// calc_logic
module calc_logic(
   input clk,
   input rst,
   input [4:0] keycode,
   input newkey,
   output [15:0] Xdisplay,
   output LED_NEG_digit,
   output LED_OVW
   );
   localparam[4:0] KEY_CE = 5'b01100,
                   KEY_CA = 5'b00100,
                   KEY_MULTI = 5'b01001,
                   KEY_SUB = 5'b01010,
                   KEY_ADD = 5'b01011,
                   KEY_SQR = 5'b00001,
                   KEY_CH_SIGN = 5'b00010,
                   KEY_EQUALS = 5'b00011;
   reg signed [17:0] X, nextX, Y, nextY, ANS;
   reg [1:0] OP, nextOP;
   wire ADD = (OP == KEY_ADD [1:0]);
   wire SUB = (OP == KEY_SUB [1:0]);
   wire MULTI = (OP == KEY_MULTI [1:0]);        
   wire OP_T2 = (newkey && (keycode[4:2] == 3'b010) );
   wire CA = (newkey && (keycode == KEY_CA) );             
   wire CE = (newkey && (keycode == KEY_CE) );
   wire digit = (newkey && (keycode[4] == 1'b1) );
   wire EQUALS = (newkey && (keycode == KEY_EQUALS) );
   wire SQR = (newkey && (keycode == KEY_SQR) );
   wire CH_SIGN = (newkey && (keycode == KEY_CH_SIGN) );
   wire [6:0] CONTROL = {CE, CA, OP_T2, digit, EQUALS, SQR, CH_SIGN};  
   wire signed [17:0] ANS_ADD, ANS_MULTI, ANS_SUB, ANS_SQR, ANS_CH_SIGN;
   assign ANS_ADD = X+Y;
   assign ANS_SUB = Y-X;
   assign ANS_MULTI = X*Y;
   assign ANS_SQR = X*X;
   assign ANS_CH_SIGN = X*-1;  
   assign LED_OVW = X[16]; 
   assign Xdisplay = X[15:0];
   assign LED_NEG_digit = X[17];  
   always @ (ADD, MULTI, SUB, ANS_ADD, ANS_MULTI, ANS_SUB, X)
       case({ADD, SUB, MULTI})
           3'b100: ANS = ANS_ADD;
           3'b010: ANS = ANS_SUB;
           3'b001: ANS = ANS_MULTI;
           default: ANS = X;
       endcase   
   always @ (CONTROL, X, keycode, ANS, ANS_SQR, ANS_CH_SIGN)
       casez(CONTROL)
           7'b1000000: nextX = 18'b0;
  ...
For scale: roughly 38 flip-flops, about 26 I/O pins.
clock: 5.1 ns
lec_check: 0
abc_area: 0
cap_margin: 20
cell_pad_in_sites_detail_placement: 0
core_aspect_ratio: 1.21
core_margin: 2
core_utilization: 72
cts_cluster_diameter: 378
cts_cluster_size: 33
min_routing_layer: met1
place_density_lb_addon: 0.01
setup_slack_margin: -0.5
slew_margin: 20
tns_end_percent: 70
run.sh (not shown) runs the stock make flow with config.mk's settings and CLKGATE_MAP_FILE=.
The starting point completed and failed the layout checks on setup timing.
Then changed:
ABC_AREA = 1   (was 0)
CORE_ASPECT_RATIO = 0.68   (was 1.21)
CORE_UTILIZATION = 50   (was 72)
CTS_CLUSTER_DIAMETER = default   (was 378)
PLACE_DENSITY = 0.66   (was default)
PLACE_DENSITY_LB_ADDON = default   (was 0.01)
SETUP_SLACK_MARGIN = 0.71   (was -0.5)
clock period = 2.71 ns   (was 5.1 ns; I/O delays follow)
Result: The changed run finished but failed the layout checks on setup timing. Setup slack got worse by 2.1 ns. Routed wire length came out higher by 39%. Final area came out higher by 28%. Sequential power came out higher by 97%. Clock skew hardly moves. Final cell count came out higher by 48%. Core utilization came out lower by 16 points. Flip-flop count is unchanged. Area after synthesis came out higher by 9.1%. Total power came out higher to 3.0 times its value.
Then changed:
ABC_AREA = default   (was 1)
CELL_PAD_IN_SITES_DETAIL_PLACEMENT = default   (was 0)
CORE_ASPECT_RATIO = default   (was 0.68)
CORE_UTILIZATION = 65   (was 50)
CTS_CLUSTER_SIZE = default   (was 33)
MIN_ROUTING_LAYER = default   (was met1)
PLACE_DENSITY = default   (was 0.66)
SETUP_SLACK_MARGIN = default   (was 0.71)
TNS_END_PERCENT = default   (was 70)
clock period = 5.06 ns   (was 2.71 ns; I/O delays follow)
Outcome: The changed run completed and failed the layout checks on setup timing; area after synthesis went down by 8.3%; clock-buffer cell count is lower by 1; worst hold slack is worse by 0.081 ns; wire length drops by 25%; total power decreases by 65%; worst setup slack gets better by 2.1 ns; die area fell by 29%; cell area goes down by 18%; global-route usage is higher by 2.4 points; first-iteration DRC count shrinks by 46%.
Then changed:
CORE_UTILIZATION = 40   (was 65)
clock period = 8.0 ns   (was 5.06 ns; I/O delays follow)
The new run completed with no timing, DRC or antenna violations.
Wire length falls by 5.3%.
Clock skew hardly moves.
Cell area falls by 13%.
Then changed:
CORE_ASPECT_RATIO = 0.55   (was default)
CORE_UTILIZATION = 72   (was 40)
What happened: Total power went down slightly. Clock skew barely changes. Sequential cell count is unchanged. Worst setup slack improves by 0.034 ns. Cell count went down by roughly a tenth. Area after synthesis stays the same. Worst hold slack gets better by 0.019 ns. Critical path depth does not change. Final area falls by a few percent. Via count increases by a few percent. Clock power is lower by about a fifth.
Then changed:
ABC_AREA = 0   (was default)
CORE_ASPECT_RATIO = 1.25   (was 0.55)
CORE_MARGIN = 5   (was 2)
CORE_UTILIZATION = 40   (was 72)
CTS_CLUSTER_DIAMETER = 359   (was default)
CTS_CLUSTER_SIZE = 61   (was default)
GPL_ROUTABILITY_DRIVEN = 0   (was default)
SLEW_MARGIN = 35   (was 20)
=> Worst setup slack gets better by 0.095 ns; final cell count rose by 11%; area after synthesis does not change; non-clock buffer count fell by 1; first-iteration DRC count fell by 60%; utilization fell by 35 points; global-route usage fell by 19 points; cell area rose by 1.7%; clock-buffer cell count is unchanged.

---

calc_logic again, from the RTL that the note above started with.
make LEC_CHECK=0 ABC_AREA=1 CAP_MARGIN=20 CORE_MARGIN=2 CORE_UTILIZATION=72 CTS_CLUSTER_DIAMETER=216 CTS_CLUSTER_SIZE=99 PLACE_DENSITY_LB_ADDON=0.04 SLEW_MARGIN=20 finish   # period 7.91 ns
Edit:
--- a/flow/config.mk
+++ b/flow/config.mk
@@ -14,2 +14,4 @@
 export PLACE_DENSITY_LB_ADDON = 0.04
+export SETUP_SLACK_MARGIN = 1.31
 export SLEW_MARGIN = 20
+export TNS_END_PERCENT = 15
==> flow/constraint.sdc (replaced) <==
create_clock -name core_clock -period 4.52 [get_ports {clk}]
set_input_delay 0.9040 -clock core_clock [delete_from_list [all_inputs] [get_ports {clk}]]
set_output_delay 0.9040 -clock core_clock [all_outputs]
set_load 0.01 [all_outputs]
- With this change the flow failed in 5_1_grt, error GRT-0116
- synthesized cell count does not change
- synthesized area does not change
- die size stays the same

---

Setup of run A:
calc_logic again, from the RTL that the note above started with.
Settings: LEC_CHECK=0, ABC_AREA=1, CAP_MARGIN=20, CELL_PAD_IN_SITES_DETAIL_PLACEMENT=0, CORE_ASPECT_RATIO=0.68, CORE_MARGIN=2, CORE_UTILIZATION=70, CTS_CLUSTER_DIAMETER=198, CTS_CLUSTER_SIZE=99, MIN_ROUTING_LAYER=met1, PLACE_DENSITY=0.66, SETUP_SLACK_MARGIN=0.43, SLEW_MARGIN=20, TNS_END_PERCENT=10; clock period 5.98 ns.
The final layout from run A, which completed every stage, passed the timing, DRC and antenna checks at the end of the flow.
Relative to run A, the following input files were edited for run B:
Settings: SLEW_MARGIN now 30, was 20; CAP_MARGIN now 0, was 20; CELL_PAD_IN_SITES_GLOBAL_PLACEMENT now 3, previously not set; CELL_PAD_IN_SITES_DETAIL_PLACEMENT now 1, was 0; CORE_ASPECT_RATIO now 1.61, was 0.68; SETUP_SLACK_MARGIN no longer set, was 0.43; TNS_END_PERCENT now 70, was 10; CTS_CLUSTER_DIAMETER no longer set, was 198; CORE_UTILIZATION now 53, was 70.
## What came out
The log for run B ends in global placement without I/O (3_1_place_gp_skip_io) with error GPL-0301, so the run never completed. Measured against run A, the die size of run B comes out at 1.3 times the reference value. Of run B and run A, the run reporting the higher share of the core filled by cells before placement was run A. Run A -> run B: proportion of synthesized flip-flops having asynchronous set or reset flat.
Inputs modified between run B and run C:
Settings: removing CELL_PAD_IN_SITES_DETAIL_PLACEMENT (formerly 1); removing CORE_ASPECT_RATIO (formerly 1.61); removing MIN_ROUTING_LAYER (formerly met1); removing PLACE_DENSITY (formerly 0.66); removing CTS_CLUSTER_SIZE (formerly 99); removing TNS_END_PERCENT (formerly 70); changing CORE_UTILIZATION from 53 to 72; removing CELL_PAD_IN_SITES_GLOBAL_PLACEMENT (formerly 3); changing CAP_MARGIN from 0 to 20; changing SLEW_MARGIN from 30 to 20; changing the clock period (ns, I/O delays scaled along) from 5.98 to 6.43.
--- outcome ---
From run B to run C the numbers moved as follows: mapped cell area held steady; total core area saw a decrease. Run C: full flow OK, the timing, DRC and antenna checks passed. Horizontal die dimension, run C and run B: smaller value in run B. Distinct cell type count of the synthesized netlist: run C vs run B identical. From run B to run C the numbers moved as follows: post-synthesis cell count level; synthesis area per yosys held.
[inputs] run D vs run C
Settings: setting TNS_END_PERCENT to 5 for the first time; removing ABC_AREA (formerly 1); changing CORE_UTILIZATION from 72 to 58; setting SETUP_SLACK_MARGIN to 1.28 for the first time; changing the clock period (ns, I/O delays scaled along) from 6.43 to 6.53.
==> results <==
- Run D: full flow OK, the timing, DRC and antenna checks passed
- Against run C, run D comes in about 40% lower on violation count after the first detailed-routing iteration.
- Comparing run C and run D, the higher sum of routed wire segments on met1 is on run D.
- Cell count of the worst hold path, run C and run D, lower one = run D.
- Diff run C -> run D | flip-flop and latch share of the layout cell area | increase of 0.37 points
- Detailed-router iteration count before antenna repair sits higher in run D than in run C.
- The arrival time at the worst endpoint of run D is lower than that of run C.
- Compared with run C, run D shows a fraction of standard cell area in multi-input logic that is 2.5 points higher.
- Relative to run C, portion of total power attributed to combinational logic has increased by 0.9 points in run D.

---

Setup of juniper:
calc_logic again, from the RTL that the note above started with.
==> flow/config.mk <==
export PLATFORM = sky130hd
export DESIGN_NAME = calc_logic
export DESIGN_NICKNAME = calc_logic
export VERILOG_FILES = /design/flow/design.v
export SDC_FILE = /design/flow/constraint.sdc
export NUM_CORES = 4
export LEC_CHECK = 0
export CAP_MARGIN = 20
export CORE_MARGIN = 2
export CORE_UTILIZATION = 70
export CTS_CLUSTER_SIZE = 37
export PLACE_DENSITY_LB_ADDON = 0.0
export SETUP_SLACK_MARGIN = 1.37
export SLEW_MARGIN = 20
==> flow/constraint.sdc <==
create_clock -name core_clock -period 5.59 [get_ports {clk}]
set_input_delay 1.1180 -clock core_clock [delete_from_list [all_inputs] [get_ports {clk}]]
set_output_delay 1.1180 -clock core_clock [all_outputs]
set_load 0.01 [all_outputs]
juniper -> stages 100% | layout checks FAIL | setup timing
Here is what was changed in the inputs of yarrow compared with juniper.
# juniper
export LEC_CHECK = 0
export CAP_MARGIN = 20
export CORE_MARGIN = 2
export CORE_UTILIZATION = 70
export CTS_CLUSTER_SIZE = 37
export PLACE_DENSITY_LB_ADDON = 0.0
export SETUP_SLACK_MARGIN = 1.37
export SLEW_MARGIN = 20
create_clock -name core_clock -period 5.59 [get_ports {clk}]
# yarrow
export LEC_CHECK = 0
export CAP_MARGIN = 20
export CORE_MARGIN = 2
export CORE_UTILIZATION = 72
export CTS_CLUSTER_SIZE = 72
export PLACE_DENSITY_LB_ADDON = 0.0
export SETUP_SLACK_MARGIN = 1.63
export SLEW_MARGIN = 20
export TNS_END_PERCENT = 5
create_clock -name core_clock -period 5.59 [get_ports {clk}]
Findings:
As for a clean layout from juniper and yarrow, there is none.
juniper -> stages 100% | layout checks FAIL | setup timing
Layout checks on yarrow: not met. Flow itself completed; violations: setup timing.
Combinational fraction of design power: yarrow lower than juniper
Going from juniper to yarrow, wire length rose 13%, number of clock buffers in the layout fell by 2, fmax now sits lower, height of the chip lower.

---

Starting RTL as in the previous note.
Settings: LEC_CHECK=0, CAP_MARGIN=20, CORE_MARGIN=2, CORE_UTILIZATION=72, CTS_CLUSTER_SIZE=72, GPL_ROUTABILITY_DRIVEN=0, PLACE_DENSITY_LB_ADDON=0.0, SLEW_MARGIN=20, TNS_END_PERCENT=75; clock period 5.53 ns.
The starting point reached the layout checks and failed them: negative setup slack.
==> next run, changes <==
- CORE_UTILIZATION: 72 -> 58
- CTS_CLUSTER_SIZE: 72 -> unset
- GPL_ROUTABILITY_DRIVEN: 0 -> unset
- PLACE_DENSITY_LB_ADDON: 0.0 -> unset
- TNS_END_PERCENT: 75 -> unset
- clock period: 5.53 -> 6.6 ns (I/O delays scaled with it)
Effect: The changed run passed the timing, DRC and antenna checks; utilization goes down by 24 points; die area increases by 23%; global-route usage went down by 8.9 points; maximum frequency falls by 4.4%; synthesized area does not change; clock power falls by 35%; total power came out lower by 27%; non-clock buffer count falls by 139; cell count is lower by 4.6%; flip-flop count stays the same; register-to-register slack is better by 800 ps.
==> next run, changes <==
- CORE_UTILIZATION: 58 -> 40
=> The new run passed the timing, DRC and antenna checks; cell count went up by 6.6%; setup slack degrades by 110 ps; total power came out higher by 4.9%; cell area is higher by 1.1%; first-iteration DRC count came out lower by 29%.

---

## run 1
Starting RTL as in the previous note.
clock: 5.98 ns
lec_check: 0
abc_area: 1
cap_margin: 20
cell_pad_in_sites_detail_placement: 0
core_aspect_ratio: 1.74
core_margin: 2
core_utilization: 56
cts_cluster_diameter: 198
cts_cluster_size: 99
min_routing_layer: met1
place_density: 0.66
setup_slack_margin: 0.43
slew_margin: 20
tns_end_percent: 10
--- input diff run 1..run 2 ---
- changing CTS_CLUSTER_SIZE from 99 to 33
- changing ABC_AREA from 1 to 0
- changing CORE_ASPECT_RATIO from 1.74 to 0.71
- changing TNS_END_PERCENT from 10 to 70
- changing CORE_UTILIZATION from 56 to 72
- changing SETUP_SLACK_MARGIN from 0.43 to 0.89
- changing CTS_CLUSTER_DIAMETER from 198 to 34
==> comparison <==
Compared with run 1, in run 2 via total after detailed routing shrank by 926; cell count moved down; design area moved down; height of the chip now smaller; via count of the first global-routing pass decreased by 12% relative to the old numbers.
To summarise run 2: no stage aborted, but the layout did not pass its checks, failing on setup timing.
Number of buffers and inverters on the critical path: run 2 vs run 1 up 2
Run 1 has a lower iteration count of the initial detailed-routing pass than run 2.
A capturing element of the worst setup path of X[15] is what run 2 shows, while X[13] belongs to run 1.
Edits applied to the flow inputs when going from run 2 to run 3:
- CORE_UTILIZATION changed from 72 to 53
- GPL_ROUTABILITY_DRIVEN newly set to 0
- CAP_MARGIN changed from 20 to 0
- CELL_PAD_IN_SITES_GLOBAL_PLACEMENT newly set to 0
- CTS_CLUSTER_DIAMETER removed (was 34)
- ABC_AREA changed from 0 to 1
- CTS_CLUSTER_SIZE changed from 33 to 24
- SLEW_MARGIN changed from 20 to 30
- CORE_ASPECT_RATIO changed from 0.71 to 1.61
- SETUP_SLACK_MARGIN removed (was 0.89)
### Flow results
Looking at the reports, run 3 completed the entire flow and the layout it produced met the timing, DRC and antenna checks. Re met2 routed wirelength: run 2 was lower than run 3. Looking only at combinational power, and setting everything else aside, the higher value of run 2 and run 3 goes to run 3. Between run 2 and run 3, the power share of the clock group is higher for run 2. Where routed wire length is concerned, run 2 is outperformed by run 3. Diff run 2 -> run 3 | minimum clock period | decrease of 0.51 ns. Changes observed in run 3 relative to run 2: final cell count grew by 603; clock-buffer cell count shrank by 1; reported leakage power grew by 23%.

---

## wip/delta
The RTL this note starts from:
==> flow/design.v <==
 `timescale 1ns / 1ps
module calc_logic(
   input clk,
   input rst,
   input [4:0] keycode,
   input newkey,
   output [15:0] Xdisplay,
   output LED_NEG_digit,
   output LED_OVW
   );
   localparam[4:0] KEY_CE = 5'b01100,
                   KEY_CA = 5'b00100,
                   KEY_MULTI = 5'b01001,
                   KEY_SUB = 5'b01010,
                   KEY_ADD = 5'b01011,
                   KEY_SQR = 5'b00001,
                   KEY_CH_SIGN = 5'b00010,
                   KEY_EQUALS = 5'b00011;
   reg signed [17:0] X, nextX, Y, nextY, ANS;
   reg [1:0] OP, nextOP;
   wire ADD = (OP == KEY_ADD [1:0]);
   wire SUB = (OP == KEY_SUB [1:0]);
   wire MULTI = (OP == KEY_MULTI [1:0]);        
   wire OP_T2 = (newkey && (keycode[4:2] == 3'b010) );
   wire CA = (newkey && (keycode == KEY_CA) );             
   wire CE = (newkey && (keycode == KEY_CE) );
   wire digit = (newkey && (keycode[4] == 1'b1) );
   wire EQUALS = (newkey && (keycode == KEY_EQUALS) );
   wire SQR = (newkey && (keycode == KEY_SQR) );
   wire CH_SIGN = (newkey && (keycode == KEY_CH_SIGN) );
   wire [6:0] CONTROL = {CE, CA, OP_T2, digit, EQUALS, SQR, CH_SIGN};  
   wire signed [17:0] ANS_ADD, ANS_MULTI, ANS_SUB, ANS_SQR, ANS_CH_SIGN;
   assign ANS_ADD = X+Y;
   assign ANS_SUB = Y-X;
   assign ANS_MULTI = X*Y;
   assign ANS_SQR = X*X;
   assign ANS_CH_SIGN = X*-1;  
   assign LED_OVW = X[16]; 
   assign Xdisplay = X[15:0];
   assign LED_NEG_digit = X[17];  
   always @ (ADD, MULTI, SUB, ANS_ADD, ANS_MULTI, ANS_SUB, X)
       case({ADD, SUB, MULTI})
           3'b100: ANS = ANS_ADD;
           3'b010: ANS = ANS_SUB;
           3'b001: ANS = ANS_MULTI;
           default: ANS = X;
       endcase   
   always @ (CONTROL, X, keycode, ANS, ANS_SQR, ANS_CH_SIGN)
       casez(CONTROL)
           7'b1000000: nextX = 18'b0;
           7'b?1?????: nextX = 18'b0;
           7'b0010000: nextX = 18'b0;
           7'b0001000: nextX = {X[12:0], keycode[3:0]};  
           7'b0000100: nextX = ANS;
           7'b0000010: nextX = ANS_SQR;
           7'b0000001: nextX = ANS_CH_SIGN;
           default: nextX = X;
       endcase
   always @ (posedge clk or posedge rst)
   begin
       if(rst) X <= 18'b0;
       else X <= nextX;
   end
   always @ (OP_T2, CA, Y, X)
       case({OP_T2, CA})
           2'b00: nextY = Y;
           2'b10: nextY = X;
           default: nextY = 18'b0;
       endcase
   always @ (posedge clk or posedge rst)
     begin
         if(rst) Y <= 18'b0;
         else Y <= nextY;
     end
   always @ (OP_T2, CA, keycode, OP)
       case({OP_T2, CA})
           2'b00: nextOP = OP;
           2'b10: nextOP = keycode[1:0];
           default: nextOP = 2'b0;
       endcase
   always @ (posedge clk or posedge rst)
     begin
         if(rst) OP <= 2'b0;
         else OP <= nextOP;
     end
   endmodule
export LEC_CHECK = 0
export ABC_AREA = 0
export CAP_MARGIN = 20
export CELL_PAD_IN_SITES_DETAIL_PLACEMENT = 0
export CORE_ASPECT_RATIO = 0.68
export CORE_MARGIN = 2
export CORE_UTILIZATION = 56
export CTS_CLUSTER_DIAMETER = 198
export CTS_CLUSTER_SIZE = 99
export MIN_ROUTING_LAYER = met1
export PLACE_DENSITY = 0.66
export SETUP_SLACK_MARGIN = 0.43
export SLEW_MARGIN = 20
export TNS_END_PERCENT = 10
create_clock -name core_clock -period 5.98 [get_ports {clk}]
Every stage of the flow completed for wip/delta, and the final layout passed the timing, DRC and antenna checks.
[inputs] wip/umber vs wip/delta
# wip/delta
export LEC_CHECK = 0
export ABC_AREA = 0
export CAP_MARGIN = 20
export CELL_PAD_IN_SITES_DETAIL_PLACEMENT = 0
export CORE_ASPECT_RATIO = 0.68
export CORE_MARGIN = 2
export CORE_UTILIZATION = 56
export CTS_CLUSTER_DIAMETER = 198
export CTS_CLUSTER_SIZE = 99
export MIN_ROUTING_LAYER = met1
export PLACE_DENSITY = 0.66
export SETUP_SLACK_MARGIN = 0.43
export SLEW_MARGIN = 20
export TNS_END_PERCENT = 10
create_clock -name core_clock -period 5.98 [get_ports {clk}]
# wip/umber
export LEC_CHECK = 0
export ABC_AREA = 1
export CAP_MARGIN = 20
export CELL_PAD_IN_SITES_DETAIL_PLACEMENT = 0
export CORE_ASPECT_RATIO = 1.17
export CORE_MARGIN = 2
export CORE_UTILIZATION = 56
export CTS_CLUSTER_DIAMETER = 275
export CTS_CLUSTER_SIZE = 44
export HOLD_SLACK_MARGIN = 0.29
export MIN_ROUTING_LAYER = met1
export PLACE_DENSITY = 0.66
export SETUP_SLACK_MARGIN = 0.43
export SLEW_MARGIN = 20
export TNS_END_PERCENT = 70
create_clock -name core_clock -period 2.54 [get_ports {clk}]
Ran to the end and failed final checks on setup timing: wip/umber.
Compare wip/delta and wip/umber | proportion of final cell area spent on non-clock buffers higher: wip/umber
In wip/umber, the global-route usage came out 4.4 points above the value in wip/delta.
Against wip/delta as the reference, wip/umber delivers a higher via count.
Between wip/delta and wip/umber, the power density over the cells is higher for wip/umber.
Relative to wip/delta, worst hold slack increased by 0.058 ns in wip/umber.
[compare] base=wip/delta new=wip/umber: xor-xnor portion of the synthesized cell area has decreased, wire length of the first global-routing pass rose by 23%.
| fraction of area in clock buffers and inverters | wip/umber vs wip/delta | 0.24 points lower |
wip/umber vs wip/delta, power in combinational cells went up by 360%.
wip/umber vs wip/delta — yosys synthesis chip area climbed by a little under 10%
> inputs changed (wip/umber -> wip/ember)
# wip/umber
export LEC_CHECK = 0
export ABC_AREA = 1
export CAP_MARGIN = 20
export CELL_PAD_IN_SITES_DETAIL_PLACEMENT = 0
export CORE_ASPECT_RATIO = 1.17
export CORE_MARGIN = 2
export CORE_UTILIZATION = 56
export CTS_CLUSTER_DIAMETER = 275
export CTS_CLUSTER_SIZE = 44
export HOLD_SLACK_MARGIN = 0.29
export MIN_ROUTING_LAYER = met1
export PLACE_DENSITY = 0.66
export SETUP_SLACK_MARGIN = 0.43
export SLEW_MARGIN = 20
export TNS_END_PERCENT = 70
create_clock -name core_clock -period 2.54 [get_ports {clk}]
# wip/ember
export LEC_CHECK = 0
export ABC_AREA = 0
export CAP_MARGIN = 20
export CELL_PAD_IN_SITES_DETAIL_PLACEMENT = 0
export CORE_ASPECT_RATIO = 1.17
export CORE_MARGIN = 2
export CORE_UTILIZATION = 56
export CTS_CLUSTER_SIZE = 44
export MIN_ROUTING_LAYER = met1
export PLACE_DENSITY = 0.66
export SETUP_SLACK_MARGIN = 0.43
export SLEW_MARGIN = 20
export TNS_END_PERCENT = 70
create_clock -name core_clock -period 2.54 [get_ports {clk}]
--- outcome ---
Every stage of wip/ember finished as expected; the final checks, on the other hand, flagged setup timing, which means the layout fails.
wip/ember gives more final clock period utilization by the worst path than wip/umber did.
Cmp wip/ember and wip/umber / design area / higher: wip/umber
A end point of the critical path of X[17] is what wip/ember shows, while X[16] belongs to wip/umber.
Comparing wip/ember and wip/umber, the lower global-route usage was measured on wip/ember.
Taking wip/umber as the reference, in wip/ember total number of placement rows now sits lower; synthesized cell area now sits lower.
Summary of the comparison: share of final layout cell area taken by non-clock buffers is lower in wip/ember, relative to wip/umber.
As of wip/ember, count of plain and timing-repair buffers had fallen by more than 10% compared to wip/umber.
Final net count: wip/ember and wip/umber compared, higher one is wip/umber
diff inputs: wip/ember => wip/amber
# wip/ember
export LEC_CHECK = 0
export ABC_AREA = 0
export CAP_MARGIN = 20
export CELL_PAD_IN_SITES_DETAIL_PLACEMENT = 0
export CORE_ASPECT_RATIO = 1.17
export CORE_MARGIN = 2
export CORE_UTILIZATION = 56
export CTS_CLUSTER_SIZE = 44
export MIN_ROUTING_LAYER = met1
export PLACE_DENSITY = 0.66
export SETUP_SLACK_MARGIN = 0.43
export SLEW_MARGIN = 20
export TNS_END_PERCENT = 70
create_clock -name core_clock -period 2.54 [get_ports {clk}]
# wip/amber
export LEC_CHECK = 0
export ABC_AREA = 1
export CAP_MARGIN = 20
export CELL_PAD_IN_SITES_DETAIL_PLACEMENT = 0
export CELL_PAD_IN_SITES_GLOBAL_PLACEMENT = 3
export CORE_ASPECT_RATIO = 1.61
export CORE_MARGIN = 2
export CORE_UTILIZATION = 53
export CTS_CLUSTER_SIZE = 99
export MIN_ROUTING_LAYER = met1
export PLACE_DENSITY = 0.66
export SETUP_SLACK_MARGIN = 0.43
export SLEW_MARGIN = 30
export TNS_END_PERCENT = 70
create_clock -name core_clock -period 5.98 [get_ports {clk}]
==> comparison <==
Of wip/ember and wip/amber, only wip/amber never reached the final stage. Chip area line of the yosys report of wip/amber exceeds that of wip/ember by a little under 10%. Taking wip/amber as 1.0, wip/ember lands at 0.861 on core region area. wip/amber vs. wip/ember: and-or/or-and share of the synthesized area has decreased, number of distinct standard cells referenced by the synthesized netlist has decreased. In the tables for wip/ember and wip/amber, sequential-to-total area share from yosys stat reads lower with wip/amber. wip/amber vs wip/ember, die outline area went up by 15%.
No activity file was given, so power comes from the tool's default toggle rates.
